job 8460:
Design fpadd_40, start of the top module:
module fpadd_40(x_40,y_40,res_40,clk_40,rst_40);
input [31:0] x_40,y_40;				      
output [31:0] res_40;				 
input clk_40,rst_40;
parameter menw_40=45;             
reg sing_x_40,sing_y_40;	 
reg [7:0] exp_x_40, exp_y_40,exp_res_40;		 
reg [menw_40:0] mes_x_40, mes_y_40,mes_res_40,mes_medi_40;	 
reg zero_40_x,zero_40_y;	
reg signres;		                     
reg [31:0] resout_40;	 
integer int_exp_x,int_exp_y,int_exp_dif_40;	 
integer renorm_40,renorm_400,renorm_401,renorm_402,renorm_403,renorm_404,renorm_405;	 
parameter [menw_40:0] zero_40=0;
integer int_exp_dif_402,int_exp_dif_401,int_exp_dif_404,int_exp_dif_403,int_exp_dif_405,int_exp_dif_406,int_exp_dif_4000,int_exp_dif_400;
reg [menw_40:0] mes_y_402,mes_y_401,mes_y_403,mes_y_404;
reg [menw_40:0] mes_x_402,mes_x_401,mes_x_403,mes_x_404;
reg [menw_40:0] mes_res_401,mes_res_402,mes_res_403,mes_res_404,mes_res_4000,mes_res_400;
reg [7:0] exp_x_402,exp_x_401;
reg [7:0] exp_res_402,exp_res_401,exp_res_403,exp_res_404,exp_res_4000,exp_res_400;
reg sing_x_402,sing_x_401,sing_x_403;
reg sing_y_402,sing_y_401,sing_y_403;
reg signres2,signres1,signres3,signres4,signres5,signres6,signres00,signres0;
assign res_40=resout_40;
always @(*) begin
renorm_40=0;
  zero_40_x = (x_40[30:0]==0)?1:0;
  zero_40_y = (y_40[30:0]==0)?1:0;
  ...
Size in the first run: ~2,000 cells after synthesis, roughly 98 I/O pins, about 19,000 µm² of cells after synthesis.
make LEC_CHECK=0 CAP_MARGIN=20 CORE_MARGIN=9 CORE_UTILIZATION=40 CTS_CLUSTER_DIAMETER=150 SETUP_SLACK_MARGIN=1.23 SLEW_MARGIN=20 finish   # period 5.0 ns
run.sh (not shown) runs the stock make flow with config.mk's settings and CLKGATE_MAP_FILE=.
Looking at the reports, job 8460 completed the entire flow and the layout it produced met the timing, DRC and antenna checks.
### job 8460 -> job 2258
# job 8460
export LEC_CHECK = 0
export CAP_MARGIN = 20
export CORE_MARGIN = 9
export CORE_UTILIZATION = 40
export CTS_CLUSTER_DIAMETER = 150
export SETUP_SLACK_MARGIN = 1.23
export SLEW_MARGIN = 20
create_clock -name core_clock -period 5.0 [get_ports {clk_40}]
# job 2258
export LEC_CHECK = 0
export CAP_MARGIN = 20
export CORE_MARGIN = 2
export CORE_UTILIZATION = 40
export SLEW_MARGIN = 20
create_clock -name core_clock -period 4.98 [get_ports {clk_40}]
Notes after the runs:
The wire length in job 2258 sits 6.1% below the value recorded for job 8460. Per the comparison of job 2258 with job 8460, overall die height now sits lower, floorplan utilization saw a decrease. Count of clock-buffer cells in the layout went up by a few percent going from job 8460 to job 2258. Summary: with job 8460 as the reference, layout buffer count excluding clock buffers in job 2258 moved down by more than 10%. Between job 2258 and job 8460, the clock insertion delay at the later pin of the skew report figures differ only marginally. When job 2258 is measured against job 8460, its critical path depth turns out 1 lower.
For job 1890, these inputs were changed with respect to job 2258:
# job 2258
export LEC_CHECK = 0
export CAP_MARGIN = 20
export CORE_MARGIN = 2
export CORE_UTILIZATION = 40
export SLEW_MARGIN = 20
create_clock -name core_clock -period 4.98 [get_ports {clk_40}]
# job 1890
export LEC_CHECK = 0
export CAP_MARGIN = 20
export CORE_MARGIN = 2
export CORE_UTILIZATION = 66
export SLEW_MARGIN = 20
create_clock -name core_clock -period 4.28 [get_ports {clk_40}]
### Flow results
The final report for job 1890 shows a completed flow and a layout that fails verification, specifically setup timing. Global-route wire length before repair went up by a little under 10% going from job 2258 to job 1890. The run showing the greater share of the clock period used by the worst path is job 1890. Job 1890 ends up with a non-clock buffer count that is about 64% higher than in job 2258. Looking at tightest slew margin relative to the limit across both flows, job 1890 is the weaker of the two, with job 2258 ahead. Going from job 2258 to job 1890, combinational fraction of design power went up; XOR/XNOR share of the synthesized area comparable. The arrival time reported for the critical path endpoint number comes out lower for job 2258 vs job 1890. Worst hold slack: job 1890 vs job 2258, no meaningful difference. STATUS setup slack: job 1890 loses against job 2258.
Setup changes, job 1890 to job 5692
# job 1890
export LEC_CHECK = 0
export CAP_MARGIN = 20
export CORE_MARGIN = 2
export CORE_UTILIZATION = 66
export SLEW_MARGIN = 20
create_clock -name core_clock -period 4.28 [get_ports {clk_40}]
# job 5692
export LEC_CHECK = 0
export ABC_AREA = 1
export CAP_MARGIN = 20
export CORE_ASPECT_RATIO = 1.46
export CORE_MARGIN = 2
export CORE_UTILIZATION = 72
export CTS_CLUSTER_DIAMETER = 399
export CTS_CLUSTER_SIZE = 98
export PLACE_DENSITY = 0.36
export SETUP_SLACK_MARGIN = 0.54
export SLEW_MARGIN = 20
export TNS_END_PERCENT = 10
create_clock -name core_clock -period 2.38 [get_ports {clk_40}]
## What came out
Tool error GRT-0116 stopped job 5692 during global routing; no final results. Taking job 1890 as the reference point, the register share after synthesis of job 5692 falls by 2.3 points. Of job 5692 and job 1890, the higher area reported by Yosys stat belongs to job 5692. The run showing the smaller placer's final routability congestion estimate is job 1890. Diff job 1890 -> job 5692: number of instances in the placed design picked up an extra 36%, worst slack after detailed placement lost 2.09 ns, average instance area after synthesis lost 23%, xor-xnor portion of the synthesized cell area lost 0.45 points. Number of setup buffers added after CTS: lower on job 1890.
Modified inputs, job 9718 compared to job 5692
# job 5692
export LEC_CHECK = 0
export ABC_AREA = 1
export CAP_MARGIN = 20
export CORE_ASPECT_RATIO = 1.46
export CORE_MARGIN = 2
export CORE_UTILIZATION = 72
export CTS_CLUSTER_DIAMETER = 399
export CTS_CLUSTER_SIZE = 98
export PLACE_DENSITY = 0.36
export SETUP_SLACK_MARGIN = 0.54
export SLEW_MARGIN = 20
export TNS_END_PERCENT = 10
create_clock -name core_clock -period 2.38 [get_ports {clk_40}]
# job 9718
export LEC_CHECK = 0
export CAP_MARGIN = 20
export CORE_MARGIN = 2
export CORE_UTILIZATION = 40
export SLEW_MARGIN = 20
create_clock -name core_clock -period 5.0 [get_ports {clk_40}]
Notes after the runs:
Apart from job 5692, each of job 5692 and job 9718 ends the flow with a layout that passes the timing, DRC and antenna checks. [compare] base=job 5692 new=job 9718: total clock sinks level; fraction of the yosys area taken by sequential cells moved up; H-tree depth moved up. Job 9718 — total die size 68% higher, job 5692 as reference. Diff job 5692 -> job 9718 | average footprint of a synthesized cell | increase of 30%.
Setup changes, job 9718 to job 7419
# job 9718
export LEC_CHECK = 0
export CAP_MARGIN = 20
export CORE_MARGIN = 2
export CORE_UTILIZATION = 40
export SLEW_MARGIN = 20
create_clock -name core_clock -period 5.0 [get_ports {clk_40}]
# job 7419
export LEC_CHECK = 0
export CAP_MARGIN = 20
export CORE_MARGIN = 2
export CORE_UTILIZATION = 72
export CTS_CLUSTER_SIZE = 36
export SETUP_SLACK_MARGIN = 1.47
export SLEW_MARGIN = 20
create_clock -name core_clock -period 5.17 [get_ports {clk_40}]
Findings:
- Job 7419 did not finish; the tool stopped in global routing with error GRT-0232.
- What job 7419 reported for chip area has to be multiplied by 1.8 to get the figure for job 9718.
- Comparing job 9718 against job 7419, there is no change at all in number of cells in the yosys synthesis report.
- The share of synthesized cell area in and-or and or-and compound cells on job 7419 is in line with that on job 9718.

========
Starting RTL as in the previous note.
Settings: LEC_CHECK=0, ABC_AREA=1, CAP_MARGIN=20, CORE_ASPECT_RATIO=1.46, CORE_MARGIN=2, CORE_UTILIZATION=72, CTS_CLUSTER_DIAMETER=399, CTS_CLUSTER_SIZE=98, SLEW_MARGIN=20, TNS_END_PERCENT=10; clock period 2.38 ns.
The baseline did not get past 5_1_grt.
Then changed:
Settings changed: ABC_AREA 1 to unset, CORE_ASPECT_RATIO 1.46 to unset, CORE_UTILIZATION 72 to 68, CTS_CLUSTER_DIAMETER 399 to unset, CTS_CLUSTER_SIZE 98 to 41, TNS_END_PERCENT 10 to unset.
Clock period 2.38 ns to 4.3 ns, I/O delays scaled along.
With this change the flow finished but failed the layout checks on setup timing.
Die area barely changes.
Area after synthesis decreases by 5.4%.
Synthesized cell count drops by 27%.
Then changed:
Settings changed: CORE_UTILIZATION 68 to 66, CTS_CLUSTER_SIZE 41 to unset.
Clock period 4.3 ns to 3.65 ns, I/O delays scaled along.
What happened:
- This time the run never finished: it broke off in 5_1_grt
- die size rose by 3.0%
- synthesized cell count does not change
- synthesized area is unchanged
Then changed:
Settings changed: CORE_UTILIZATION 66 to 21.
Clock period 3.65 ns to 4.98 ns, I/O delays scaled along.
Now the flow finished with timing, DRC and antenna clean. Die size climbs to 3.1 times its value. Synthesized cell count does not change. Synthesized area is unchanged.

========
## fjord
The RTL this note starts from:
==> flow/design.v <==
module fpadd_40(x_40,y_40,res_40,clk_40,rst_40);
input [31:0] x_40,y_40;				      
output [31:0] res_40;				 
input clk_40,rst_40;
parameter menw_40=45;             
reg sing_x_40,sing_y_40;	 
reg [7:0] exp_x_40, exp_y_40,exp_res_40;		 
reg [menw_40:0] mes_x_40, mes_y_40,mes_res_40,mes_medi_40;	 
reg zero_40_x,zero_40_y;	
reg signres;		                     
reg [31:0] resout_40;	 
integer int_exp_x,int_exp_y,int_exp_dif_40;	 
integer renorm_40,renorm_400,renorm_401,renorm_402,renorm_403,renorm_404,renorm_405;	 
parameter [menw_40:0] zero_40=0;
integer int_exp_dif_402,int_exp_dif_401,int_exp_dif_404,int_exp_dif_403,int_exp_dif_405,int_exp_dif_406,int_exp_dif_4000,int_exp_dif_400;
reg [menw_40:0] mes_y_402,mes_y_401,mes_y_403,mes_y_404;
reg [menw_40:0] mes_x_402,mes_x_401,mes_x_403,mes_x_404;
reg [menw_40:0] mes_res_401,mes_res_402,mes_res_403,mes_res_404,mes_res_4000,mes_res_400;
reg [7:0] exp_x_402,exp_x_401;
reg [7:0] exp_res_402,exp_res_401,exp_res_403,exp_res_404,exp_res_4000,exp_res_400;
reg sing_x_402,sing_x_401,sing_x_403;
reg sing_y_402,sing_y_401,sing_y_403;
reg signres2,signres1,signres3,signres4,signres5,signres6,signres00,signres0;
assign res_40=resout_40;
always @(*) begin
renorm_40=0;
  zero_40_x = (x_40[30:0]==0)?1:0;
  zero_40_y = (y_40[30:0]==0)?1:0;
  if( y_40[30:0] > x_40[30:0] ) begin
    exp_x_40 = y_40[30:23];
    exp_y_40 = x_40[30:23];
    sing_x_40 = y_40[31];
    sing_y_40 = x_40[31];
    mes_x_40 = (zero_40_y)?0:{ 2'b1, y_40[22:0],zero_40[menw_40:25]};
    mes_y_40 = (zero_40_x)?0:{ 2'b1, x_40[22:0],zero_40[menw_40:25]};
    signres=sing_x_40;
  end else begin
    sing_x_40 = x_40[31];
    sing_y_40 = y_40[31];
    exp_x_40 = x_40[30:23];
    exp_y_40 = y_40[30:23];
    mes_x_40 = (zero_40_x)?0:{ 2'b1, x_40[22:0],zero_40[menw_40:25]};
    mes_y_40 = (zero_40_y)?0:{ 2'b1, y_40[22:0],zero_40[menw_40:25]};
    signres=sing_x_40;
  end
  int_exp_x=exp_x_40;
  int_exp_y=exp_y_40;
  int_exp_dif_40=exp_x_40-exp_y_40;
int_exp_dif_402=int_exp_dif_401;
mes_y_402=mes_y_401;
mes_x_402=mes_x_401;
exp_x_402=exp_x_401;
sing_x_402=sing_x_401;
sing_y_402=sing_y_401;
signres2=signres1;
  if(int_exp_dif_402 > 24) begin
    exp_res_40=exp_x_402;
    mes_res_40=mes_x_402;
  end else begin
    exp_res_40=exp_x_402;
    mes_res_40=0;
    mes_y_402=(int_exp_dif_402[4])?{16'b0,mes_y_402[menw_40:16]}: {mes_y_402};
    mes_y_402=(int_exp_dif_402[3])?{ 8'b0,mes_y_402[menw_40:8 ]}: {mes_y_402};
    mes_y_402=(int_exp_dif_402[2])?{ 4'b0,mes_y_402[menw_40:4 ]}: {mes_y_402};
    mes_y_402=(int_exp_dif_402[1])?{ 2'b0,mes_y_402[menw_40:2 ]}: {mes_y_402};
    mes_y_402=(int_exp_dif_402[0])?{ 1'b0,mes_y_402[menw_40:1 ]}: {mes_y_402};
  end
mes_y_404=mes_y_403;
mes_x_404=mes_x_403;
mes_res_4000=mes_res_400;
exp_res_4000=exp_res_400;
signres00=signres0;
int_exp_dif_4000=int_exp_dif_400;
 if (int_exp_dif_4000 <=24) begin
    if(sing_x_403 == sing_y_403) 
       	mes_res_4000=mes_x_404+mes_y_404;
	 else mes_res_4000=mes_x_404-mes_y_404;
    if(mes_res_4000[menw_40]) begin
      mes_res_4000={1'b0,mes_res_4000[menw_40:1]};
      exp_res_4000=exp_res_4000+1;
    end
  end
mes_res_402=mes_res_401;
int_exp_dif_404=int_exp_dif_403;
signres4=signres3;
exp_res_402=exp_res_401;
renorm_403=renorm_402;
    if(mes_res_402[menw_40-1:menw_40-32]==0) begin 
	renorm_403[5]=1; mes_res_402={ 1'b0,mes_res_402[menw_40-33:0],32'b0 }; 
    end
    if(mes_res_402[menw_40-1:menw_40-16]==0) begin 
	renorm_403[4]=1; mes_res_402={ 1'b0,mes_res_402[menw_40-17:0],16'b0 }; 
    end
    if(mes_res_402[menw_40-1:menw_40-8]==0) begin 
	renorm_403[3]=1; mes_res_402={ 1'b0,mes_res_402[menw_40-9:0], 8'b0 }; 
    end
    if(mes_res_402[menw_40-1:menw_40-4]==0) begin 
	renorm_403[2]=1; mes_res_402={ 1'b0,mes_res_402[menw_40-5:0], 4'b0 }; 
    end
    if(mes_res_402[menw_40-1:menw_40-2]==0) begin 
	renorm_403[1]=1; mes_res_402={ 1'b0,mes_res_402[menw_40-3:0], 2'b0 }; 
    end
    if(mes_res_402[menw_40-1   ]==0) begin 
	renorm_403[0]=1; mes_res_402={ 1'b0,mes_res_402[menw_40-2:0], 1'b0 }; 
    end
mes_res_404=mes_res_403;
signres6=signres5;
renorm_405=renorm_404;
exp_res_404=exp_res_403;
int_exp_dif_406=int_exp_dif_405;
  if (int_exp_dif_406 <=60)
  begin
    if(mes_res_404 != 0) begin
      if(mes_res_404[menw_40-24:0]==0 && mes_res_404[menw_40-24]==1) begin
	if(mes_res_404[menw_40-11]==1) mes_res_404=mes_res_404+{1'b1,zero_40[menw_40-11:0]};
      end else begin
        mes_res_404=mes_res_404;
      end
      exp_res_404=exp_res_404-renorm_405;
      if(mes_res_404[menw_40-1]==0) begin
       exp_res_404=exp_res_404+1;
       mes_res_404={1'b0,mes_res_404[menw_40-1:1]};
      end
    end else begin
      exp_res_404=0;
      signres6=0;
    end
  end
resout_40={signres6,exp_res_404,mes_res_404[menw_40-2:menw_40-24]};
end
always @(posedge clk_40 or posedge rst_40)
begin
	if (rst_40) 
begin
int_exp_dif_401<=0;
mes_x_401<=0;
mes_y_401<= 0;
exp_x_401 <= 0;
sing_x_401<=0;
sing_y_401<=0;
signres1<=0;
renorm_401<=0;
mes_y_403 <= 0;
mes_x_403 <= 0;
sing_x_403 <= 0;
sing_y_403 <= 0;
mes_res_400 <= 0;
renorm_400 <= 0;
signres0 <= 0;
int_exp_dif_400 <= 0;
exp_res_400 <= 0;
mes_res_401 <= 0;
int_exp_dif_403<= 0;
signres3 <= 0;
exp_res_401<= 0;
renorm_402 <= 0;
mes_res_403<=  0;
signres5<= 0;
renorm_404<= 0;
exp_res_403<= 0;
int_exp_dif_405 <= 0;
end
	else begin
	int_exp_dif_401<= int_exp_dif_40;
	mes_x_401<= mes_x_40;
	mes_y_401<= mes_y_40;
	exp_x_401 <= exp_x_40;
	sing_x_401<= sing_x_40;
	sing_y_401<= sing_y_40;
	signres1<= signres;
	renorm_401<= renorm_40;
	mes_y_403 <= mes_y_402;
	mes_x_403 <= mes_x_402;
	sing_x_403 <= sing_x_402;
	sing_y_403 <= sing_y_402;
	mes_res_400 <= mes_res_40;
	renorm_400 <= renorm_401;
	signres0 <= signres2;
	int_exp_dif_400 <= int_exp_dif_402;
	exp_res_400 <= exp_res_40;
	mes_res_401 <= mes_res_4000;
	int_exp_dif_403<= int_exp_dif_4000;
	signres3 <= signres00;
	exp_res_401<= exp_res_4000;
	renorm_402 <= renorm_400;
	mes_res_403 <= mes_res_402;
	signres5 <= signres4;
	renorm_404 <= renorm_403;
	exp_res_403 <= exp_res_402;
	int_exp_dif_405 <= int_exp_dif_404;
	end
end
endmodule
clock: 3.41 ns
lec_check: 0
cap_margin: 20
core_margin: 2
core_utilization: 66
slew_margin: 20
The flow ended early for fjord: it failed with a tool error in 5_1_grt.
Modified inputs, nickel compared to fjord
- CORE_UTILIZATION: 66 -> 72
- SETUP_SLACK_MARGIN: unset -> 1.47
- the clock period (ns, I/O delays scaled along): 3.41 -> 5.17
Against fjord, nickel reports a area of the die that is lower.
nickel: overall die width is 7.1 um lower than what fjord reported.
Maximum clock path buffer count came out exactly the same in nickel and fjord.
On placed wire-length estimate after detailed placement, nickel does better than fjord.
As far as total of buffers placed on input and output ports goes, nickel and fjord are indistinguishable; the numbers are identical.
Across nickel and fjord, no clean finish was achieved.
Status(fjord) = ERROR, stage = 5_1_grt
No final results exist for nickel, since it was stopped by error GRT-0232 during 5_1_grt.
Going from fjord to nickel, final estimated routing congestion in global placement went down 1.2%, core outline area went down 9.1%, row count went down 4.9%, post-synth area from yosys stat held.
| height of the chip | lower: nickel |
The cell area reported after detailed placement in nickel was lower than what fjord gave.
Power figures rest on the tool's default switching activity, not on a simulated workload.
